== JK ==
Design Hq2x, start of the top module:
module Hq2x #(parameter LENGTH = 16, parameter HALF_DEPTH = 1, parameter DWIDTH = HALF_DEPTH ? 11 : 23)
(
	input             clk,
	input             ce_in,
	input  [DWIDTH:0] inputpixel,
	input             mono,
	input             disable_hq2x,
	input             reset_frame,
	input             reset_line,
	input             ce_out,
	input       [1:0] read_y,
	input             hblank,
	output [DWIDTH:0] outpixel
);
localparam AWIDTH = $clog2(LENGTH)-1;
localparam DWIDTH1 = DWIDTH+1;
function [5:0] hq_table;
	input [7:0] idx;
begin
	case (idx)
		8'd0: hq_table = 6'd19;
		8'd1: hq_table = 6'd19;
		8'd2: hq_table = 6'd26;
		8'd3: hq_table = 6'd11;
		8'd4: hq_table = 6'd19;
		8'd5: hq_table = 6'd19;
		8'd6: hq_table = 6'd26;
		8'd7: hq_table = 6'd11;
		8'd8: hq_table = 6'd23;
		8'd9: hq_table = 6'd15;
		8'd10: hq_table = 6'd47;
		8'd11: hq_table = 6'd35;
		8'd12: hq_table = 6'd23;
		8'd13: hq_table = 6'd15;
		8'd14: hq_table = 6'd55;
		8'd15: hq_table = 6'd39;
		8'd16: hq_table = 6'd19;
		8'd17: hq_table = 6'd19;
		8'd18: hq_table = 6'd26;
		8'd19: hq_table = 6'd58;
		8'd20: hq_table = 6'd19;
		8'd21: hq_table = 6'd19;
		8'd22: hq_table = 6'd26;
		8'd23: hq_table = 6'd58;
		8'd24: hq_table = 6'd23;
		8'd25: hq_table = 6'd15;
		8'd26: hq_table = 6'd35;
		8'd27: hq_table = 6'd35;
		8'd28: hq_table = 6'd23;
		8'd29: hq_table = 6'd15;
		8'd30: hq_table = 6'd7;
		8'd31: hq_table = 6'd35;
		8'd32: hq_table = 6'd19;
		8'd33: hq_table = 6'd19;
		8'd34: hq_table = 6'd26;
		8'd35: hq_table = 6'd11;
		8'd36: hq_table = 6'd19;
		8'd37: hq_table = 6'd19;
		8'd38: hq_table = 6'd26;
		8'd39: hq_table = 6'd11;
		8'd40: hq_table = 6'd23;
		8'd41: hq_table = 6'd15;
		8'd42: hq_table = 6'd55;
		8'd43: hq_table = 6'd39;
		8'd44: hq_table = 6'd23;
		8'd45: hq_table = 6'd15;
		8'd46: hq_table = 6'd51;
		8'd47: hq_table = 6'd43;
		8'd48: hq_table = 6'd19;
		8'd49: hq_table = 6'd19;
		8'd50: hq_table = 6'd26;
		8'd51: hq_table = 6'd58;
		8'd52: hq_table = 6'd19;
		8'd53: hq_table = 6'd19;
		8'd54: hq_table = 6'd26;
		8'd55: hq_table = 6'd58;
		8'd56: hq_table = 6'd23;
		8'd57: hq_table = 6'd15;
		8'd58: hq_table = 6'd51;
		8'd59: hq_table = 6'd35;
		8'd60: hq_table = 6'd23;
		8'd61: hq_table = 6'd15;
		8'd62: hq_table = 6'd7;
  ...
Size: roughly 2800 flip-flops, roughly 34 I/O pins, about 0.12 mm2 of cells after synthesis.
==> flow/config.mk <==
export PLATFORM = sky130hd
export DESIGN_NAME = Hq2x
export DESIGN_NICKNAME = Hq2x
export VERILOG_FILES = /design/flow/design.v
export SDC_FILE = /design/flow/constraint.sdc
export NUM_CORES = 4
export LEC_CHECK = 0
export ABC_AREA = 0
export CAP_MARGIN = 15
export CELL_PAD_IN_SITES_DETAIL_PLACEMENT = 2
export CELL_PAD_IN_SITES_GLOBAL_PLACEMENT = 0
export CORE_ASPECT_RATIO = 0.98
export CORE_MARGIN = 10
export CORE_UTILIZATION = 22
export CTS_CLUSTER_DIAMETER = 110
export GPL_ROUTABILITY_DRIVEN = 0
export GPL_TIMING_DRIVEN = 0
export HOLD_SLACK_MARGIN = 0.28
export MAX_ROUTING_LAYER = met4
export MIN_ROUTING_LAYER = met2
export PLACE_DENSITY_LB_ADDON = 0.15
export SETUP_SLACK_MARGIN = -0.12
export SLEW_MARGIN = 15
export TNS_END_PERCENT = 90
==> flow/constraint.sdc <==
create_clock -name core_clock -period 5.35 [get_ports {clk}]
set_input_delay 1.0700 -clock core_clock [delete_from_list [all_inputs] [get_ports {clk}]]
set_output_delay 1.0700 -clock core_clock [all_outputs]
set_load 0.01 [all_outputs]
run.sh (not shown) runs the stock make flow with config.mk's settings and CLKGATE_MAP_FILE=.
In JK the implementation ran to completion but is not tape-out ready, as the final checks report negative setup slack.
Input changes introduced in MS (baseline for comparison: JK):
Settings: CTS_CLUSTER_DIAMETER: 110 -> unset; CAP_MARGIN: 15 -> 5; MIN_ROUTING_LAYER: met2 -> unset; HOLD_SLACK_MARGIN: 0.28 -> unset; GPL_TIMING_DRIVEN: 0 -> unset; TNS_END_PERCENT: 90 -> unset; GPL_ROUTABILITY_DRIVEN: 0 -> unset; MAX_ROUTING_LAYER: met4 -> unset; ABC_AREA: 0 -> unset; CORE_ASPECT_RATIO: 0.98 -> unset; SLEW_MARGIN: 15 -> 20; CORE_UTILIZATION: 22 -> 72; CORE_MARGIN: 10 -> 2; PLACE_DENSITY_LB_ADDON: 0.15 -> unset; CELL_PAD_IN_SITES_DETAIL_PLACEMENT: 2 -> unset; PLACE_DENSITY: unset -> 0.37; CELL_PAD_IN_SITES_GLOBAL_PLACEMENT: 0 -> unset; SETUP_SLACK_MARGIN: -0.12 -> unset; the clock period (ns, I/O delays scaled along): 5.35 -> 4.01.
[summary]
From the logs: MS reached the end of the flow and failed the layout checks with negative setup slack. Compared with JK, MS has less setup slack. Summary — half-perimeter wire length of the detailed placement result, MS relative to JK: lower, by 38%. MS against JK: register clock-pin slew on the reported worst setup and hold paths essentially unchanged, sequential power increased 32%. Taking JK as the reference, in MS final total power went up, met3 track utilization from global routing fell by 22 points, DRC marker count from the first detailed-route iteration +about 13%, worst-path maximum fanout grew by 2. Summary of MS over JK: worst vdd rail ir drop now sits higher; design area now sits lower; number of endpoints failing setup at the final stage now sits higher.

* * *

Hq2x again, from the RTL that the note above started with.
clock: 4.25 ns
lec_check: 0
abc_area: 0
cap_margin: 15
cell_pad_in_sites_detail_placement: 2
cell_pad_in_sites_global_placement: 0
core_aspect_ratio: 0.98
core_margin: 10
core_utilization: 22
cts_cluster_diameter: 110
gpl_routability_driven: 0
gpl_timing_driven: 0
hold_slack_margin: 0.28
max_routing_layer: met4
min_routing_layer: met2
place_density_lb_addon: 0.15
slew_margin: 15
tns_end_percent: 90
The starting point reached the layout checks and failed them: antenna rules, setup timing.
Change:
Settings changed: CTS_CLUSTER_DIAMETER 110 to 241, GPL_ROUTABILITY_DRIVEN 0 to 1, GPL_TIMING_DRIVEN 0 to 1.
With this change the flow completed, yet does not pass: setup timing.
Worst setup slack is better by 280 ps.
Clock-buffer cell count grows by 41.
Worst hold slack is worse by 41 ps.
Cell count grows by 3.0%.
Combinational power grows by 13%.
Core utilization grows by 0.64 points.
Via count grows by 1.8%.
Non-clock buffer count grows by 507.
Final area grows by 2.3%.
Change:
Settings changed: ABC_AREA 0 to unset, CAP_MARGIN 15 to 20, CELL_PAD_IN_SITES_DETAIL_PLACEMENT 2 to unset, CELL_PAD_IN_SITES_GLOBAL_PLACEMENT 0 to unset, CORE_ASPECT_RATIO 0.98 to unset, CORE_MARGIN 10 to 2, CORE_UTILIZATION 22 to 62, CTS_CLUSTER_DIAMETER 241 to unset, GPL_ROUTABILITY_DRIVEN 1 to unset, GPL_TIMING_DRIVEN 1 to unset, HOLD_SLACK_MARGIN 0.28 to unset, MAX_ROUTING_LAYER met4 to unset, MIN_ROUTING_LAYER met2 to unset, PLACE_DENSITY set to 0.6, PLACE_DENSITY_LB_ADDON 0.15 to unset, SLEW_MARGIN 15 to 20, TNS_END_PERCENT 90 to unset.
Clock period 4.25 ns to 7.03 ns, I/O delays scaled along.
Result: Now the flow finished clean; synthesized area does not change; non-clock buffer count goes down by 954; register-to-register slack gets better by 2300 ps; sequential power shrinks by about 40%.
Change:
Settings changed: CORE_UTILIZATION 62 to 45, SETUP_SLACK_MARGIN set to -0.24.
Clock period 7.03 ns to 7.21 ns, I/O delays scaled along.
Outcome: Design area rises by 1.2%; routed wire length falls by 1.0%; final cell count rises by 9.6%; utilization falls by 19 points.
Change:
Settings changed: CAP_MARGIN 20 to 40, CORE_UTILIZATION 45 to 72, SETUP_SLACK_MARGIN -0.24 to -0.27.
Clock period 7.21 ns to 5.54 ns, I/O delays scaled along.
With this change the flow ran to the end with violations: setup timing; die size drops by 37%; via count rose by 18%; design area rises by 4.3%; clock power goes up by 32%; clock-buffer cell count is lower by 16; wire length rises by 31%; global-route usage increases by 20 points.
Change:
Settings changed: ABC_AREA set to 1, CTS_CLUSTER_SIZE set to 100, SETUP_SLACK_MARGIN -0.27 to 0.5, TNS_END_PERCENT set to 10.
Clock period 5.54 ns to 4.69 ns, I/O delays scaled along.
=> The changed run reached the layout checks and failed them: setup timing. Hold slack degrades by 49 ps. Cell area goes up by 1.2%. Count of clock-buffer cells in the layout goes up by 10. Via count goes up by 21%. Routed wire length goes down by 6.9%. Die size goes up by 1.5%. Synthesized cell count goes up by 49%. Worst setup slack degrades by 170 ps. Non-clock buffer count goes up by 249.

* * *

Starting RTL as in the previous note.
export LEC_CHECK = 0
export ABC_AREA = 1
export CAP_MARGIN = 0
export CORE_MARGIN = 2
export CORE_UTILIZATION = 72
export CTS_CLUSTER_SIZE = 10
export PLACE_DENSITY_LB_ADDON = 0.09
export SLEW_MARGIN = 20
create_clock -name core_clock -period 4.69 [get_ports {clk}]
The starting point reached the layout checks and failed them: negative setup slack.
Rerun with:
ABC_AREA = default   (was 1)
CAP_MARGIN = 20   (was 0)
CORE_UTILIZATION = 45   (was 72)
CTS_CLUSTER_SIZE = default   (was 10)
PLACE_DENSITY = 0.6   (was default)
PLACE_DENSITY_LB_ADDON = default   (was 0.09)
clock period = 4.5 ns   (was 4.69 ns; I/O delays follow)
The new run finished but failed the layout checks on negative setup slack.
Design area fell by 0.42%.
Die size rose by 57%.
Global-route usage fell by 19 points.
Power fell by 1.3%.
Cell count fell by 14%.
Wire length fell by 17%.
Sequential power rose by about 4%.
Flip-flop count does not change.
Worst setup slack loses 0.46 ns.
First-iteration DRC count fell by 60%.
Rerun with:
CORE_UTILIZATION = 70   (was 45)
clock period = 5.4 ns   (was 4.5 ns; I/O delays follow)
The changed run completed and failed the layout checks on negative setup slack.
Total power falls by 17%.
Via count went up by 6.7%.
Sequential power drops by 16%.
Clock skew shrinks by 0.013 ns.

* * *

Setup of run A:
Hq2x again, from the RTL that the note above started with.
export LEC_CHECK = 0
export ABC_AREA = 1
export CAP_MARGIN = 20
export CORE_ASPECT_RATIO = 1.32
export CORE_MARGIN = 2
export CORE_UTILIZATION = 72
export CTS_CLUSTER_DIAMETER = 258
export CTS_CLUSTER_SIZE = 10
export PLACE_DENSITY = 0.4
export SETUP_SLACK_MARGIN = 0.52
export SLEW_MARGIN = 40
create_clock -name core_clock -period 4.01 [get_ports {clk}]
The flow completed for run A, but it is not clean: the layout still shows negative setup slack.
--- input diff run A..run B ---
- SETUP_SLACK_MARGIN now -0.4, was 0.52
- SLEW_MARGIN now 20, was 40
- PLACE_DENSITY now 0.35, was 0.4
- CTS_CLUSTER_DIAMETER no longer set, was 258
- CAP_MARGIN now 40, was 20
- CORE_ASPECT_RATIO no longer set, was 1.32
- ABC_AREA no longer set, was 1
- CTS_CLUSTER_SIZE no longer set, was 10
Completing all stages was not enough for run B: its layout failed the final checks because of negative setup slack.
Delta(area of the mapped netlist, run B - run A) < 0
Compared with run A, run B shows a half-perimeter wire length of the detailed placement result that is 24 mm lower.
Number of CTS-inserted buffers went down by more than 10% going from run A to run B.
Taking run A as the reference, in run B post-synthesis cell type count higher; fmax saw a decrease; least setup slack across all paths after layout decreased by 640 ps relative to the old numbers; power consumption shrank by about 4%; overall routing resource usage up 1.4 points.
Post-layout period usage of the worst path is higher on run B
Source of the critical timing path: blender.op[3] -> run A, cyc[1] -> run B
Delta(placer's final routability congestion estimate, run B - run A) < 0
The following lists how run C was set up differently from run B:
- swapping 0.35 for 0.6 in PLACE_DENSITY
- clearing SETUP_SLACK_MARGIN, which used to be -0.4
- putting ABC_AREA at 1 where nothing was set
- swapping 4.01 for 4.69 in the clock period (ns, I/O delays scaled along)
==> results <==
Nothing crashed in run C and all stages finished; the problem is that the final layout failed, the offending checks being negative setup slack. Of the two candidates, run B has the worse total power and run C the better one. Going from run B to run C, non-clock buffer count grows by 69. Run C vs. run B: cell count saw an increase; number of fill cells now sits higher; area of the chip rose 2600 um2. On run C: part of the cycle the worst path needs is 38 points lower than what run B gave. Against run B, run C comes in 1.3 points lower on part of the power in registers. Aggregate negative setup slack: lower on run B. Logic gate share of total power: run C > run B. Going from run B to run C, required time of the critical path grows by 700 ps.
#### Input delta (run D over run C)
- CAP_MARGIN: 40 -> 20
- ABC_AREA: 1 -> unset
- CTS_CLUSTER_DIAMETER: unset -> 258
- the clock period (ns, I/O delays scaled along): 4.69 -> 4.01
Results
- Of run C and run D, the run reporting the higher area of the core was run C.
- Classification of the worst-slack hold path = in -> reg: run D; classification of the worst-slack hold path = reg -> reg: run C
- Detailed-routing wirelength on met1 went down by a few percent going from run C to run D.
- For run D, the capture point of the worst path was nextpatt[7], unlike run C, where it was blender.Result[18].
- Total chip power (lower): run C
- Clock latency of the later-clocked register in the worst-skew pair of run C is on par with run D.
- In the metrics for run C and run D, the one carrying the lower area overhead of the layout relative to synthesis is run D.
- Compared to run C, run D has number of antenna violations at the first check in global routing 5 higher.
- Taking run C as the reference point, the synthesized area of run D falls by about 1.5%.
- In the tables for run C and run D, worst setup slack after layout reads higher with run C.
- Run C: flow complete, layout not clean; failing: negative setup slack
- STATUS run=run D STAGES=ALL_DONE FINAL_CHECKS=FAILED CAUSE=negative setup slack
Input-level comparison between run E and run D:
- CAP_MARGIN now 40, was 20
- SETUP_SLACK_MARGIN now -0.3, previously not set
- CTS_CLUSTER_DIAMETER now 396, was 258
- ABC_AREA now 1, previously not set
- CTS_CLUSTER_SIZE now 17, previously not set
Notes after the runs:
- Run E finished every stage; the final checks, however, were not passed, the failures being negative setup slack.
- Between run E and run D, the flip-flop count figures differ only marginally.
- Run comparison: run E cell with the largest stage delay on the worst path fa_1; run D cell with the largest stage delay on the worst path or4b_4
- Diff run D -> run E: count of clock-buffer cells in the layout lost 70, share of total power in combinational logic picked up an extra 5.2 points, average wire per cell in the routed design lost 11 um, highest net fanout along the worst path picked up an extra 1, maximum number of buffers from clock root to sink lost 1.

* * *

== exp/quartz ==
Starting RTL as in the previous note.
// Hq2x
module Hq2x #(parameter LENGTH = 16, parameter HALF_DEPTH = 1, parameter DWIDTH = HALF_DEPTH ? 11 : 23)
(
	input             clk,
	input             ce_in,
	input  [DWIDTH:0] inputpixel,
	input             mono,
	input             disable_hq2x,
	input             reset_frame,
	input             reset_line,
	input             ce_out,
	input       [1:0] read_y,
	input             hblank,
	output [DWIDTH:0] outpixel
);
Settings: LEC_CHECK=0, ABC_AREA=0, CAP_MARGIN=15, CELL_PAD_IN_SITES_DETAIL_PLACEMENT=1, CORE_ASPECT_RATIO=0.98, CORE_MARGIN=5, CORE_UTILIZATION=22, GPL_ROUTABILITY_DRIVEN=1, MAX_ROUTING_LAYER=met5, MIN_ROUTING_LAYER=met2, PLACE_DENSITY_LB_ADDON=0.15, SLEW_MARGIN=20, TNS_END_PERCENT=75; clock period 4.6 ns.
Layout checks on exp/quartz: not met. Flow itself completed; violations: negative setup slack.
Input changes introduced in exp/pepper (baseline for comparison: exp/quartz):
==> flow/config.mk <==
export PLATFORM = sky130hd
export DESIGN_NAME = Hq2x
export DESIGN_NICKNAME = Hq2x
export VERILOG_FILES = /design/flow/design.v
export SDC_FILE = /design/flow/constraint.sdc
export NUM_CORES = 4
export LEC_CHECK = 0
export CAP_MARGIN = 20
export CORE_MARGIN = 2
export CORE_UTILIZATION = 67
export SLEW_MARGIN = 20
==> flow/constraint.sdc <==
create_clock -name core_clock -period 4.01 [get_ports {clk}]
set_input_delay 0.8020 -clock core_clock [delete_from_list [all_inputs] [get_ports {clk}]]
set_output_delay 0.8020 -clock core_clock [all_outputs]
set_load 0.01 [all_outputs]
==> results <==
Nothing crashed in exp/pepper and all stages finished; the problem is that the final layout failed, the offending checks being negative setup slack.
Between exp/quartz and exp/pepper, clock latency on the worst-skew pair decreased.
Summary of the comparison: share of total power in combinational logic is lower in exp/pepper, relative to exp/quartz.
After detailed routing, exp/quartz needs more wire than exp/pepper.
Final critical path time including I/O delays and setup (exp/pepper over exp/quartz): increase, 7.7 ps
Re post-synthesis xor/xnor area fraction: no difference whatsoever between exp/pepper and exp/quartz.
Per the comparison of exp/pepper with exp/quartz, amount of wire on met3 after detailed routing went down 80%, highest ir drop seen on vdd went up.
Lower arrival time at the worst endpoint among exp/pepper and exp/quartz: exp/pepper
Modified inputs, exp/lagoon compared to exp/pepper
-- flow/config.mk --
<<< exp/pepper, line 8
>>> exp/lagoon, line 8
export ABC_AREA = 1
<<< exp/pepper, line 9
>>> exp/lagoon, line 10
export CORE_ASPECT_RATIO = 1.32
<<< exp/pepper, line 10
export CORE_UTILIZATION = 67
export SLEW_MARGIN = 20
>>> exp/lagoon, line 12
export CORE_UTILIZATION = 72
export CTS_CLUSTER_DIAMETER = 258
export CTS_CLUSTER_SIZE = 10
export PLACE_DENSITY_LB_ADDON = 0.18
export SETUP_SLACK_MARGIN = 0.52
export SLEW_MARGIN = 0
Findings:
exp/lagoon: all stages done; final checks FAILED (negative setup slack). Compare exp/lagoon and exp/pepper | shortest clock period the worst path allows after layout lower: exp/lagoon. Core area is higher on exp/pepper. Taking exp/pepper as the reference point, the actual slew at the worst max-slew pin of exp/lagoon rises by 42 ps. Delta (exp/lagoon minus exp/pepper): clock tree buffer count of the final layout rose by 118; switching share of power rose by 3.7 points; switching power rose by 5400 uW. Going from exp/pepper to exp/lagoon, die size shrinks by about 5.4%. The higher setup slack of exp/lagoon and exp/pepper is in exp/lagoon. Diff exp/pepper -> exp/lagoon | routed length on met1 | decrease of about 7%. Against exp/pepper, exp/lagoon reports a simple-gate share of the synthesized area that is higher. exp/lagoon does worse than exp/pepper on power after layout.
Setup changes, exp/lagoon to exp/fjord
==> flow/config.mk <==
export PLATFORM = sky130hd
export DESIGN_NAME = Hq2x
export DESIGN_NICKNAME = Hq2x
export VERILOG_FILES = /design/flow/design.v
export SDC_FILE = /design/flow/constraint.sdc
export NUM_CORES = 4
export LEC_CHECK = 0
export ABC_AREA = 0
export CAP_MARGIN = 40
export CORE_MARGIN = 2
export CORE_UTILIZATION = 72
export CTS_CLUSTER_DIAMETER = 396
export CTS_CLUSTER_SIZE = 17
export PLACE_DENSITY = 0.38
export SETUP_SLACK_MARGIN = -0.3
export SLEW_MARGIN = 20
Findings:
- To summarise exp/fjord: no stage aborted, but the layout did not pass its checks, failing on negative setup slack.
- Setup slack: higher on exp/lagoon
- Taking exp/lagoon as the reference, in exp/fjord transition time at the pin with the least slew margin dropped 260 ps, global router's overall resource usage -3.2 points, clock buffer count from CTS has decreased, xor/xnor cell area share of the yosys netlist now sits higher.
- Of the two values seen for critical path endpoint, blender.i20[16] was produced by exp/fjord and nextpatt[6] by exp/lagoon.
- Area reported by Yosys stat is lower on exp/fjord
- exp/fjord ends up with a delay of the slowest cell on the worst path that is 160 ps higher than in exp/lagoon.
- Changes observed in exp/fjord relative to exp/lagoon: sequential share of layout area climbed 3.5 points, area after synthesis dropped 1.5%, sequential cell count barely changed, per-cell routed wire length climbed about 18%.
Power and IR drop assume default switching activity.
